==> branch raven: inputs <==
## cpu
module cpu(
	input clk,
	input reset,
	input logic [15:0] i_mem_rddata,
	input logic i_mem_wait,  
	input logic i_mem_rddatavalid,  
	output logic [15:0] o_mem_wrdata,
	output logic [15:0] o_mem_addr,
	output logic o_mem_rd,
	output logic o_mem_wr
);
Settings: LEC_CHECK=0, CAP_MARGIN=20, CELL_PAD_IN_SITES_DETAIL_PLACEMENT=2, CORE_ASPECT_RATIO=0.55, CORE_MARGIN=10, CORE_UTILIZATION=53, CTS_CLUSTER_DIAMETER=358, CTS_CLUSTER_SIZE=25, GPL_TIMING_DRIVEN=0, MAX_ROUTING_LAYER=met5, PLACE_DENSITY_LB_ADDON=0.23, SETUP_SLACK_MARGIN=0.46, SLEW_MARGIN=15; clock period 5.3 ns.
run.sh (not shown) runs the stock make flow with config.mk's settings and CLKGATE_MAP_FILE=.
==> branch xenon: changes against branch raven <==
ABC_AREA = 1   (was default)
CELL_PAD_IN_SITES_DETAIL_PLACEMENT = default   (was 2)
CORE_ASPECT_RATIO = default   (was 0.55)
CORE_MARGIN = 2   (was 10)
CORE_UTILIZATION = 72   (was 53)
CTS_CLUSTER_DIAMETER = default   (was 358)
CTS_CLUSTER_SIZE = default   (was 25)
GPL_TIMING_DRIVEN = default   (was 0)
MAX_ROUTING_LAYER = default   (was met5)
PLACE_DENSITY_LB_ADDON = 0.27   (was 0.23)
SETUP_SLACK_MARGIN = 1.15   (was 0.46)
SLEW_MARGIN = 20   (was 15)
==> flow/constraint.sdc (replaced) <==
create_clock -name core_clock -period 4.38 [get_ports {clk}]
set_input_delay 0.8760 -clock core_clock [delete_from_list [all_inputs] [get_ports {clk}]]
set_output_delay 0.8760 -clock core_clock [all_outputs]
set_load 0.01 [all_outputs]
==> comparison <==
- Die area: branch raven is larger than branch xenon (about 70%).
- Synthesized cell count: branch xenon is higher than branch raven (about 12%).
- In branch xenon the area after synthesis is lower than in branch raven, by 2.1%.
- Branch raven did not get past 3_5_place_dp. Branch xenon finished but failed the layout checks on setup timing.
==> figures <==
metric	branch raven	branch xenon
Synth Seq Share	49.6%	50.6%
Total nets after synthesis	1435	1605
Avg Synthesized Cell Area	9.47 um2	8.27 um2
Gate count of the mapped netlist	1398	1568
Site Rows	42	49
GP Congestion	1.02	1.06
Area fraction in and, or, nand and nor cells	16.4%	20.9%
Core Area	0.0243 mm2	0.0178 mm2
DIE AREA	0.0320 mm2	0.0191 mm2
Count of instantiated cells in the yosys netlist	1398	1568
Total cell area reported by yosys after synthesis	0.0132 mm2	0.0130 mm2
Synthesized area	0.0132 mm2	0.0130 mm2
Adder share	1.74%	1.70%
Share of synthesized area spent on multiplexers	8.46%	0%
Status	aborted with a tool error	complete, but fails checks
Stage where the flow stopped	3_5_place_dp	-
Violated checks	-	setup timing
Top-area cell type share of the netlist area	27.6%	28.2%
Xor and xnor fraction of the mapped netlist area	1.45%	1.35%
Die H	137 um	138 um
Effective utilization at floorplan	54.4%	72.7%
Post-synth cell types	69	52

---

==> build 39: inputs <==
cpu again, from the RTL that the note above started with.
==> flow/config.mk <==
export PLATFORM = sky130hd
export DESIGN_NAME = cpu
export DESIGN_NICKNAME = cpu
export VERILOG_FILES = /design/flow/design.v
export SDC_FILE = /design/flow/constraint.sdc
export NUM_CORES = 4
export LEC_CHECK = 0
export ABC_AREA = 1
export CAP_MARGIN = 20
export CORE_MARGIN = 2
export CORE_UTILIZATION = 71
export CTS_CLUSTER_SIZE = 17
export PLACE_DENSITY = 0.35
export SETUP_SLACK_MARGIN = -0.11
export SLEW_MARGIN = 20
==> flow/constraint.sdc <==
create_clock -name core_clock -period 2.23 [get_ports {clk}]
set_input_delay 0.4460 -clock core_clock [delete_from_list [all_inputs] [get_ports {clk}]]
set_output_delay 0.4460 -clock core_clock [all_outputs]
set_load 0.01 [all_outputs]
==> trial 93: changes against build 39 <==
CORE_UTILIZATION = 70   (was 71)
CTS_CLUSTER_SIZE = not set   (was 17)
PLACE_DENSITY = not set   (was 0.35)
SETUP_SLACK_MARGIN = 0.81   (was -0.11)
==> flow/constraint.sdc (replaced) <==
create_clock -name core_clock -period 4.48 [get_ports {clk}]
set_input_delay 0.8960 -clock core_clock [delete_from_list [all_inputs] [get_ports {clk}]]
set_output_delay 0.8960 -clock core_clock [all_outputs]
set_load 0.01 [all_outputs]
==> qor summary <==
| metric | build 39 | trial 93 |
|---|---|---|
| Outcome | did not finish | finished clean |
| Stage where the flow stopped | global routing (5_1_grt) | - |
| Share of flip-flops with an asynchronous set or reset after synthesis | 0.605 | 0.605 |
| Number of buffers created by CTS | 25 | 26 |
| Dpl cells | 2020 | 1813 |
| Die H | 139 um | 140 um |
| Clock sinks | 243 | 243 |
| Final weighted congestion of routability-driven global placement | 0.984 | 1.02 |
| Core region area | 18000 um2 | 18100 um2 |
| Area share of and/or/nand/nor cells after synthesis | 0.209 | 0.209 |
| Chip width | 139 um | 140 um |
| Post-CTS Setup Inserts | 38 | 23 |
| Distinct cells, synth | 52 | 52 |
| Post-synthesis sequential area ratio | 0.506 | 0.506 |
| Placed Instance Area | 15600 um2 | 13800 um2 |
| Placement-stage worst setup slack | -1.86 ns | 0.179 ns |
| Main flop type | dfrtp_1 | dfrtp_1 |
| Number of cells produced by synthesis | 1568 | 1568 |
| Cell type with the largest total area | dfrtp_1 | dfrtp_1 |
| Hold_buf cts | 0 | 0 |
| Starting utilization of the core area | 0.722 | 0.717 |
| # resized after CTS | 108 | 19 |
| Hpwl dp | 32000 um | 27500 um |
| Cell chosen for the clock root | clkbuf_16 | clkbuf_16 |
| Chip area | 19400 um2 | 19600 um2 |
